== build 48 ==
==> flow/design.v (excerpt) <==
module ipod_player(
    input  logic        clk,
    input  logic        reset,
    input  logic [7:0]  kbd_ascii,
    input  logic        speed_up,
    input  logic        speed_down,
    input  logic        speed_reset,
    input  logic        direction,
    input  logic [31:0] flash_readdata,
    input  logic        flash_readdatavalid,
    output logic        flash_read,
    output logic [3:0]  flash_byteenable,
    output logic [22:0] flash_address,
    output logic [15:0] audio_data,
    output logic        sample_clk
);
logic D,B,E,F,R;
logic [1:0] state2;
logic idle;
logic [6:0] state;
logic [15:0] out;
logic [22:0] nextaddress;
logic [22:0] currentaddress;
logic newclock1;
logic newclock1_q;
logic addr_en;
logic [31:0] d1;
logic resetcounter1;
logic [31:0] prevaddvalue;
logic [31:0] addvalue;
logic edgeclock1;
keyintegration speedcontrol(.clk(clk),.rst(reset),.addvalue(addvalue),.prevaddvalue(prevaddvalue),.keys({speed_reset,speed_up,speed_down}));
flipflop #(32) addvalueff (.clk(clk), .rst(reset), .d(addvalue), .q(prevaddvalue));
clockdiv div1 (.d(d1),.desiredfreq(32'd22000+addvalue),.clk(clk),.rst(reset),.reset(resetcounter1),.newclock(newclock1));
counter counter1 (.clk(clk), .rst(reset), .reset(resetcounter1), .Q(d1));
always_ff @(posedge clk, posedge reset)
    if (reset) newclock1_q <= 1'b0;
    else       newclock1_q <= newclock1;
assign addr_en = newclock1 & ~newclock1_q;
keyboardaddr addressset (.currentaddr(currentaddress),.clk(clk),.rst(reset),.en(addr_en),.idle(idle),.state(state2),.D(D),.E(E),.B(B),.F(F),.R(R),.nextaddr(nextaddress));
keyboardint keyboardinput (.kbd(kbd_ascii), .D(D), .E(E), .B(B), .F(F), .R(R));
vDFF addrVDFF(.clk(clk),.rst(reset),.en(addr_en),.in(nextaddress),.out(currentaddress));
doublesync newclock_doublsync(.indata(newclock1), .outdata(edgeclock1), .clk(clk), .reset(reset));
fsm flash(
.CLK_50M(clk),
.direction(direction),
.audiodata(audio_data),
.flash_mem_readdata(flash_readdata),
.flash_mem_readdatavalid(flash_readdatavalid),
.reset(reset),
.state(state),
.out(out),
.idle(idle),
.newclock1(edgeclock1),
.flash_mem_byteenable(flash_byteenable),
.flash_mem_read(flash_read)
);
assign flash_address = currentaddress[22:0];
assign sample_clk = newclock1;
endmodule
For scale: ~92 I/O pins.
==> flow/config.mk <==
export PLATFORM = sky130hd
export DESIGN_NAME = ipod_player
export DESIGN_NICKNAME = ipod_player
export VERILOG_FILES = /design/flow/design.v
export SDC_FILE = /design/flow/constraint.sdc
export NUM_CORES = 4
export LEC_CHECK = 0
export CAP_MARGIN = 20
export CORE_MARGIN = 9
export CORE_UTILIZATION = 40
export CTS_CLUSTER_DIAMETER = 391
export CTS_CLUSTER_SIZE = 15
export PLACE_DENSITY_LB_ADDON = 0.02
export SETUP_SLACK_MARGIN = -1.34
export SLEW_MARGIN = 20
==> flow/constraint.sdc <==
create_clock -name core_clock -period 100.0 [get_ports {clk}]
set_input_delay 20.0000 -clock core_clock [delete_from_list [all_inputs] [get_ports {clk}]]
set_output_delay 20.0000 -clock core_clock [all_outputs]
set_load 0.01 [all_outputs]
run.sh (not shown) runs the stock make flow with config.mk's settings and CLKGATE_MAP_FILE=.
diff inputs: build 48 => build 91
# build 48
export LEC_CHECK = 0
export CAP_MARGIN = 20
export CORE_MARGIN = 9
export CORE_UTILIZATION = 40
export CTS_CLUSTER_DIAMETER = 391
export CTS_CLUSTER_SIZE = 15
export PLACE_DENSITY_LB_ADDON = 0.02
export SETUP_SLACK_MARGIN = -1.34
export SLEW_MARGIN = 20
create_clock -name core_clock -period 100.0 [get_ports {clk}]
# build 91
export LEC_CHECK = 0
export CAP_MARGIN = 20
export CORE_MARGIN = 8
export CORE_UTILIZATION = 40
export CTS_CLUSTER_DIAMETER = 391
export CTS_CLUSTER_SIZE = 100
export GPL_TIMING_DRIVEN = 0
export PLACE_DENSITY = 0.61
export SETUP_SLACK_MARGIN = 1.44
export SLEW_MARGIN = 20
create_clock -name core_clock -period 100.0 [get_ports {clk}]
Results
For critical path depth, dividing the value from build 48 by the value from build 91 gives 0.933. Relative to build 48, count of non-CTS buffers in the layout increased by 226 in build 91.
The following lists how build 4 was set up differently from build 91:
# build 91
export LEC_CHECK = 0
export CAP_MARGIN = 20
export CORE_MARGIN = 8
export CORE_UTILIZATION = 40
export CTS_CLUSTER_DIAMETER = 391
export CTS_CLUSTER_SIZE = 100
export GPL_TIMING_DRIVEN = 0
export PLACE_DENSITY = 0.61
export SETUP_SLACK_MARGIN = 1.44
export SLEW_MARGIN = 20
create_clock -name core_clock -period 100.0 [get_ports {clk}]
# build 4
export LEC_CHECK = 0
export CAP_MARGIN = 20
export CORE_MARGIN = 9
export CORE_UTILIZATION = 51
export PLACE_DENSITY_LB_ADDON = 0.01
export SETUP_SLACK_MARGIN = -2.0
export SLEW_MARGIN = 20
create_clock -name core_clock -period 100.0 [get_ports {clk}]
## What came out
Build 4 vs build 91, final clock period utilization by the worst path went up by 0.51 points. Build 91 has a higher maximum clock rate than build 4. Between build 91 and build 4, the flow reports total buffers and inverters traversed by the critical path decreasing by more than half. Taking build 91 as the reference, in build 4 register-to-register slack saw a decrease; detailed-route wire length now sits lower.
### build 4 -> build 58
# build 4
export LEC_CHECK = 0
export CAP_MARGIN = 20
export CORE_MARGIN = 9
export CORE_UTILIZATION = 51
export PLACE_DENSITY_LB_ADDON = 0.01
export SETUP_SLACK_MARGIN = -2.0
export SLEW_MARGIN = 20
create_clock -name core_clock -period 100.0 [get_ports {clk}]
# build 58
export LEC_CHECK = 0
export CAP_MARGIN = 20
export CORE_MARGIN = 2
export CORE_UTILIZATION = 40
export HOLD_SLACK_MARGIN = 0.21
export SLEW_MARGIN = 20
export TNS_END_PERCENT = 15
create_clock -name core_clock -period 100.0 [get_ports {clk}]
[summary]
Compared with build 4, build 58 instantiates a larger number of standard cells. Diff build 4 -> build 58: insertion delay of the later-clocked pin in the worst-skew pair has decreased, share of the clock period used by the worst path after layout has decreased, non-clock buffer count has increased, relative area change from synthesis to final layout has increased, worst-path maximum fanout has decreased. Looking at setup slack, build 58 sits 1.42 ns higher than build 4 does.

========
ipod_player again, from the RTL that the note above started with.
clock: 155.0 ns
lec_check: 0
abc_area: 0
cap_margin: 5
cell_pad_in_sites_detail_placement: 2
cell_pad_in_sites_global_placement: 2
core_aspect_ratio: 1.01
core_margin: 8
core_utilization: 62
cts_cluster_diameter: 302
cts_cluster_size: 24
gpl_routability_driven: 0
gpl_timing_driven: 1
max_routing_layer: met5
min_routing_layer: met1
place_density_lb_addon: 0.08
setup_slack_margin: -2.0
slew_margin: 20
tns_end_percent: 45
The first run failed in global placement without I/O (3_1_place_gp_skip_io).
Next try:
Settings changed: ABC_AREA 0 to default, CAP_MARGIN 5 to 20, CELL_PAD_IN_SITES_DETAIL_PLACEMENT 2 to default, CELL_PAD_IN_SITES_GLOBAL_PLACEMENT 2 to default, CORE_ASPECT_RATIO 1.01 to default, CORE_MARGIN 8 to 2, CORE_UTILIZATION 62 to 30, CTS_CLUSTER_DIAMETER 302 to default, CTS_CLUSTER_SIZE 24 to default, GPL_ROUTABILITY_DRIVEN 0 to default, GPL_TIMING_DRIVEN 1 to default, MAX_ROUTING_LAYER met5 to default, MIN_ROUTING_LAYER met1 to default, PLACE_DENSITY_LB_ADDON 0.08 to default, SETUP_SLACK_MARGIN -2.0 to 5, TNS_END_PERCENT 45 to default.
Clock period 155.0 ns to 104.0 ns, I/O delays scaled along.
- The changed run completed without violations
- die area rose by 92%
- synthesized cell count does not change
- area after synthesis stays the same

========
run 1:
ipod_player again, from the RTL that the note above started with.
make LEC_CHECK=0 CAP_MARGIN=20 CELL_PAD_IN_SITES_DETAIL_PLACEMENT=1 CELL_PAD_IN_SITES_GLOBAL_PLACEMENT=3 CORE_ASPECT_RATIO=1.24 CORE_MARGIN=10 CORE_UTILIZATION=40 GPL_TIMING_DRIVEN=0 HOLD_SLACK_MARGIN=0.06 MAX_ROUTING_LAYER=met4 MIN_ROUTING_LAYER=met1 SETUP_SLACK_MARGIN=5.0 SLEW_MARGIN=20 finish   # period 70.7 ns
Completing all stages was not enough for run 1: its layout failed the final checks because of setup timing.
Changes in run 2 relative to run 1:
# run 1
export LEC_CHECK = 0
export CAP_MARGIN = 20
export CELL_PAD_IN_SITES_DETAIL_PLACEMENT = 1
export CELL_PAD_IN_SITES_GLOBAL_PLACEMENT = 3
export CORE_ASPECT_RATIO = 1.24
export CORE_MARGIN = 10
export CORE_UTILIZATION = 40
export GPL_TIMING_DRIVEN = 0
export HOLD_SLACK_MARGIN = 0.06
export MAX_ROUTING_LAYER = met4
export MIN_ROUTING_LAYER = met1
export SETUP_SLACK_MARGIN = 5.0
export SLEW_MARGIN = 20
create_clock -name core_clock -period 70.7 [get_ports {clk}]
# run 2
export LEC_CHECK = 0
export CAP_MARGIN = 20
export CORE_MARGIN = 2
export CORE_UTILIZATION = 40
export SETUP_SLACK_MARGIN = 5
export SLEW_MARGIN = 20
create_clock -name core_clock -period 100.0 [get_ports {clk}]
--- outcome ---
Run 2 ran to completion and came out clean on the timing, DRC and antenna checks.
Status: number of logic gates parity (run 2, run 1)
Setup WNS run 1 -> run 2: better
Post-detailed-placement cell area went down by a few percent going from run 1 to run 2.
For run 3, these inputs were changed with respect to run 2:
# run 2
export LEC_CHECK = 0
export CAP_MARGIN = 20
export CORE_MARGIN = 2
export CORE_UTILIZATION = 40
export SETUP_SLACK_MARGIN = 5
export SLEW_MARGIN = 20
create_clock -name core_clock -period 100.0 [get_ports {clk}]
# run 3
export LEC_CHECK = 0
export CAP_MARGIN = 5
export CORE_ASPECT_RATIO = 0.5
export CORE_MARGIN = 9
export CORE_UTILIZATION = 51
export PLACE_DENSITY_LB_ADDON = 0.01
export SETUP_SLACK_MARGIN = -2.0
export SLEW_MARGIN = 20
export TNS_END_PERCENT = 35
create_clock -name core_clock -period 100.0 [get_ports {clk}]
--- outcome ---
Run 3: done, clean on timing, DRC and antenna. Sort run 3 and run 2 by global-route track usage on met1, ascending, and run 2 comes first. Run 2 -> run 3: wire length of the first global-routing pass decreased by a few percent. Compared with run 2, in run 3 setup slack shows a reduction of 5.92 ns; post-detailed-routing wire length shows a reduction of 20000 µm. The number of non-clock buffers in the layout in run 3 is 0.833 times that in run 2. Run 2 vs run 3, highest metal layer with signal wires: met4 vs met5.
The following lists how run 4 was set up differently from run 3:
# run 3
export LEC_CHECK = 0
export CAP_MARGIN = 5
export CORE_ASPECT_RATIO = 0.5
export CORE_MARGIN = 9
export CORE_UTILIZATION = 51
export PLACE_DENSITY_LB_ADDON = 0.01
export SETUP_SLACK_MARGIN = -2.0
export SLEW_MARGIN = 20
export TNS_END_PERCENT = 35
create_clock -name core_clock -period 100.0 [get_ports {clk}]
# run 4
export LEC_CHECK = 0
export CAP_MARGIN = 20
export CORE_MARGIN = 2
export CORE_UTILIZATION = 66
export CTS_CLUSTER_DIAMETER = 56
export CTS_CLUSTER_SIZE = 15
export PLACE_DENSITY = 0.61
export SETUP_SLACK_MARGIN = 1.44
export SLEW_MARGIN = 20
export TNS_END_PERCENT = 20
create_clock -name core_clock -period 100.0 [get_ports {clk}]
Results
Run 4: flow completed, timing, DRC and antenna clean
Re number of well taps: run 3 was higher than run 4.
Run 4 vs. run 3: clock insertion delay at the later pin of the skew report went down by 0.02 ns; logic gate fraction of the total cell area went up by 0.64 points; number of levels the H-tree was split into was more or less identical.
Measured against each other, run 4 and run 3 differ in met2 usage, the higher figure coming from run 4.
| routed metal-1 wire length | lower: run 4 |

========
The RTL this note starts from:
==> flow/design.v <==
module fsm(
input logic CLK_50M,
output logic [15:0] audiodata,
input logic [31:0] flash_mem_readdata,
input logic flash_mem_readdatavalid,
input logic reset,
input logic direction,
output logic [6:0] state,
input logic newclock1,
output flash_mem_read,
input logic idle,
output logic [15:0] out,
output [3:0] flash_mem_byteenable
);
parameter [6:0] start = 7'b000_0000;
parameter [6:0] read = 7'b010_0000;
parameter [6:0] waitread = 7'b110_1111;
parameter [6:0] play1 = 7'b101_1111;
parameter [6:0] play2 = 7'b111_1111;
always_ff @ (posedge CLK_50M, posedge reset)
	begin
	if (reset) begin
		state<=start;
		audiodata<=16'b0;
		end
	else 
		begin
		case(state)
		start: if(idle)begin
			state<=read;
			end
			else
			state<=start;
		read:begin
			state<=waitread;
			end
		waitread:begin
			if ( flash_mem_readdatavalid==1'b1) state<= play1;
			end	
		play1:
			begin 
			if (direction)
				begin
				if(newclock1) 
					begin
					state<=start;
					audiodata<= flash_mem_readdata [31:16];
					end
				else 
				audiodata<= flash_mem_readdata [31:16];
				end
			else
				begin 
				if(newclock1) 
					begin
					audiodata<= flash_mem_readdata [15:0];
					state<=play2;
					end
				else
				audiodata<= flash_mem_readdata [15:0];
				end
			end
		play2:
			begin 
			if (direction)
				begin
				if(newclock1) 
					begin
					state<=start;
					audiodata<= flash_mem_readdata [15:0];
					end
				else 
				audiodata<= flash_mem_readdata [15:0];
				end
			else
				begin
				if(newclock1) 
					begin
					state<=start;
					audiodata<= flash_mem_readdata [31:16];
					end
				else 
				audiodata<= flash_mem_readdata [31:16];
				end
			end
		default: state<=start;
		endcase
end 
		end 
assign flash_mem_read=~state[4];
assign flash_mem_byteenable={~state[3],~state[2],~state[1],~state[0]};
assign out =flash_mem_readdata[15:0];
endmodule 
module clockdiv (input logic [31:0] d,input logic [31:0] desiredfreq,input logic clk, input logic rst, output logic reset, output logic newclock);
always_ff @ (posedge clk, posedge rst)
begin
	if (rst)
		begin
		newclock<=1'b0;
		reset<=1'b0;
		end
	else if (d==((32'd25000000/(desiredfreq))-32'd1))
		begin
		newclock<=1'b1;
		reset<=1'b0;
		end
	else if (d>=((32'd50000000/(desiredfreq))-32'b1))
		begin
		newclock<=1'b0;
		reset<=1'b1;
		end
	else
		begin
		newclock<= newclock;
		reset<=1'b0;
		end
end
endmodule
module counter(input logic clk, input logic rst, input logic reset, output logic [31:0] Q);
always_ff @ (posedge clk, posedge rst)
begin 
	if (rst)
		Q<=32'b0;
	else if (reset)
		begin
		Q<=32'b1;
		end
	else
		Q<=Q+32'b1;
end
endmodule
module flipflop #(parameter width = 23)(input logic clk, input logic rst, input logic [width-1:0] d, output logic [width-1:0] q);
always_ff @(posedge clk, posedge rst)
if (rst) q<={width{1'b0}};
else q<=d;
endmodule
module keyboardaddr (input logic [22:0]  currentaddr,
	input logic D, E, B, F, R,
	output logic [1:0] state,
	input logic clk,
	input logic rst,
	input logic en,
output logic idle,
	output logic [22:0] nextaddr
	);
	parameter idleFW = 2'b00;
	parameter idleBW = 2'b01;
	parameter FW = 2'b10;
	parameter BW = 2'b11;
assign idle=state[1];	
	always_ff @ (posedge clk, posedge rst)
	begin
				if (rst) begin
					state<=idleFW;
					nextaddr<=23'b0;
				end
				else if (en)
					case(state)
					idleFW:	 
							if(R) begin		 
								state<=idleFW;
								nextaddr<=1'b0;
								end
							else if(B) begin  
								state<=idleBW;
								nextaddr<=currentaddr;	
								end
							else if(E) begin	 
								state<=FW;
								nextaddr<=currentaddr+1'b1;
								end
							else begin		 
								state<=idleFW;
								nextaddr<=currentaddr;
								end
					idleBW:
							if(R) begin		 
								state<=idleBW;
								nextaddr<=1'b0;
								end
							else if(F) begin		 
								state<=idleFW;
								nextaddr<=currentaddr;	
								end
							else if(B) begin		 
								state<=BW;
								nextaddr<=currentaddr+1'b1;
								end
							else begin		 
								state<=idleBW;
								nextaddr<=currentaddr;
								end
					FW:			
							if(currentaddr==32'h7ffff) begin
						nextaddr<=32'b0;
							end
							else if(R) begin		 
									state<=FW;
									nextaddr<=32'b0;
								end
								else if(B) begin		 
									state<=BW;
									nextaddr<=currentaddr-1'b1;	
								end
								else if(D) begin		 
									state<=idleFW;
									nextaddr<=currentaddr;
								end
								else begin		 
									state<=FW;
									nextaddr<=currentaddr+1'b1;						
								end
					BW:
			if(currentaddr==32'b0) begin
				nextaddr<=32'h7ffff;
				end
							else if(R) begin 
								state<=BW;
								nextaddr<=32'h7ffff;
								end
							else if(F) begin		 
								state<=FW;
								nextaddr<=currentaddr+1'b1;	
								end
							else if(D) begin		 
								state<=idleBW;
								nextaddr<=currentaddr;
								end
							else begin		 
								state<=BW;
								nextaddr<=currentaddr-1'b1;
								end
						default: state<= idleFW;
				endcase
			end
endmodule
module vDFF(clk, rst, en, in, out);
	input logic clk;
	input logic rst;
	input logic en;
	input logic [22:0] in;
	output logic [22:0] out;
	always_ff @(posedge clk, posedge rst)
		if (rst) out<=23'b0;
		else if (en) out<=in;
endmodule 
module keyboardint(kbd, D,E,B,F,R);
	input logic [7:0] kbd;
	output D,E,B,F,R;
parameter character_B =8'h42;
parameter character_D =8'h44;
parameter character_E =8'h45;
parameter character_F =8'h46;
parameter character_R =8'h52;
parameter character_lowercase_b= 8'h62;
parameter character_lowercase_d= 8'h64;
parameter character_lowercase_e= 8'h65;
parameter character_lowercase_f= 8'h66;
parameter character_lowercase_r= 8'h72;
		assign D = (character_D == kbd)| (character_lowercase_d == kbd);
		assign E = (character_E == kbd)| (character_lowercase_e == kbd);
		assign B = (character_B == kbd)| (character_lowercase_b == kbd);
		assign F = (character_F == kbd)| (character_lowercase_f == kbd);
		assign R = (character_R == kbd)| (character_lowercase_r == kbd);
endmodule
module keyintegration(clk,rst,addvalue,prevaddvalue,keys);
	input logic clk;
	input logic rst;
	input logic [2:0] keys;
	output logic [31:0] addvalue;
	input logic [31:0] prevaddvalue;
	always_ff @(posedge clk, posedge rst)begin
			if(rst) begin
				addvalue<=0;
			end
			else if(keys[2]) begin
				addvalue<=0;
			end
			else if(keys[1]) begin
				addvalue<=prevaddvalue+32'd1000;
			end
			else if(keys[0]) begin
				addvalue<=prevaddvalue-32'd1000;
			end
			else begin
				addvalue<=prevaddvalue;
			end
		end
endmodule
`default_nettype none
module ipod_player(
    input  logic        clk,
    input  logic        reset,
    input  logic [7:0]  kbd_ascii,
    input  logic        speed_up,
    input  logic        speed_down,
    input  logic        speed_reset,
    input  logic        direction,
    input  logic [31:0] flash_readdata,
    input  logic        flash_readdatavalid,
    output logic        flash_read,
    output logic [3:0]  flash_byteenable,
    output logic [22:0] flash_address,
    output logic [15:0] audio_data,
    output logic        sample_clk
);
logic D,B,E,F,R;
logic [1:0] state2;
logic idle;
logic [6:0] state;
logic [15:0] out;
logic [22:0] nextaddress;
logic [22:0] currentaddress;
logic newclock1;
logic newclock1_q;
logic addr_en;
logic [31:0] d1;
logic resetcounter1;
logic [31:0] prevaddvalue;
logic [31:0] addvalue;
logic edgeclock1;
keyintegration speedcontrol(.clk(clk),.rst(reset),.addvalue(addvalue),.prevaddvalue(prevaddvalue),.keys({speed_reset,speed_up,speed_down}));
flipflop #(32) addvalueff (.clk(clk), .rst(reset), .d(addvalue), .q(prevaddvalue));
clockdiv div1 (.d(d1),.desiredfreq(32'd22000+addvalue),.clk(clk),.rst(reset),.reset(resetcounter1),.newclock(newclock1));
counter counter1 (.clk(clk), .rst(reset), .reset(resetcounter1), .Q(d1));
always_ff @(posedge clk, posedge reset)
    if (reset) newclock1_q <= 1'b0;
    else       newclock1_q <= newclock1;
assign addr_en = newclock1 & ~newclock1_q;
keyboardaddr addressset (.currentaddr(currentaddress),.clk(clk),.rst(reset),.en(addr_en),.idle(idle),.state(state2),.D(D),.E(E),.B(B),.F(F),.R(R),.nextaddr(nextaddress));
keyboardint keyboardinput (.kbd(kbd_ascii), .D(D), .E(E), .B(B), .F(F), .R(R));
vDFF addrVDFF(.clk(clk),.rst(reset),.en(addr_en),.in(nextaddress),.out(currentaddress));
doublesync newclock_doublsync(.indata(newclock1), .outdata(edgeclock1), .clk(clk), .reset(reset));
fsm flash(
.CLK_50M(clk),
.direction(direction),
.audiodata(audio_data),
.flash_mem_readdata(flash_readdata),
.flash_mem_readdatavalid(flash_readdatavalid),
.reset(reset),
.state(state),
.out(out),
.idle(idle),
.newclock1(edgeclock1),
.flash_mem_byteenable(flash_byteenable),
.flash_mem_read(flash_read)
);
assign flash_address = currentaddress[22:0];
assign sample_clk = newclock1;
endmodule
module doublesync(input logic indata, input logic clk, input logic reset, output logic outdata);
logic reg1;
always_ff @(posedge clk, posedge reset)
    if (reset) begin
        reg1 <= 1'b0;
        outdata <= 1'b0;
    end else begin
        reg1 <= indata;
        outdata <= reg1;
    end
endmodule
`default_nettype wire
Settings: LEC_CHECK=0, CAP_MARGIN=20, CORE_MARGIN=2, CORE_UTILIZATION=65, CTS_CLUSTER_DIAMETER=345, SETUP_SLACK_MARGIN=5, SLEW_MARGIN=20; clock period 58.5 ns.
The baseline stopped in clock tree synthesis.
==> next run, changes <==
ABC_AREA = 1   (was not set)
CAP_MARGIN = 0   (was 20)
CORE_ASPECT_RATIO = 0.89   (was not set)
CORE_UTILIZATION = 71   (was 65)
CTS_CLUSTER_SIZE = 32   (was not set)
PLACE_DENSITY = 0.67   (was not set)
The changed run stopped in detailed placement.
Die area goes down by 13%.
Synthesized area came out lower by 5.2%.
Synthesized cell count came out higher by 7.8%.
==> next run, changes <==
ABC_AREA = not set   (was 1)
CAP_MARGIN = 20   (was 0)
CORE_ASPECT_RATIO = not set   (was 0.89)
CORE_UTILIZATION = 59   (was 71)
CTS_CLUSTER_DIAMETER = not set   (was 345)
CTS_CLUSTER_SIZE = not set   (was 32)
PLACE_DENSITY = not set   (was 0.67)
SETUP_SLACK_MARGIN = not set   (was 5)
clock period = 67.0 ns   (was 58.5 ns; I/O delays follow)
Effect:
- The changed run stopped in global routing
- synthesized area went up by 5.5%
- die area rises by 27%
- synthesized cell count went down by 7.2%
==> next run, changes <==
ABC_AREA = 1   (was not set)
CORE_UTILIZATION = 72   (was 59)
PLACE_DENSITY = 0.41   (was not set)
SETUP_SLACK_MARGIN = 5   (was not set)
clock period = 104.0 ns   (was 67.0 ns; I/O delays follow)
=>
- The new run went through all stages and came out clean
- synthesized area goes down by 5.2%
- die size goes down by 22%
- synthesized cell count rose by 7.8%
==> next run, changes <==
CTS_CLUSTER_DIAMETER = 225   (was not set)
PLACE_DENSITY = not set   (was 0.41)
PLACE_DENSITY_LB_ADDON = 0.07   (was not set)
SETUP_SLACK_MARGIN = not set   (was 5)
clock period = 81.9 ns   (was 104.0 ns; I/O delays follow)
This time the run ran to the end with violations: capacitance limit, slew limit.
Sequential cell count does not change.
Wire length rose by 6.8%.
Clock skew rose by 0.0042 ns.
Synthesized cell count is unchanged.
==> next run, changes <==
CTS_CLUSTER_DIAMETER = not set   (was 225)
PLACE_DENSITY_LB_ADDON = not set   (was 0.07)
clock period = 63.0 ns   (was 81.9 ns; I/O delays follow)
This time the run did not get past detailed placement.
Synthesized cell count does not change.
Synthesized area stays the same.
Die area stays the same.
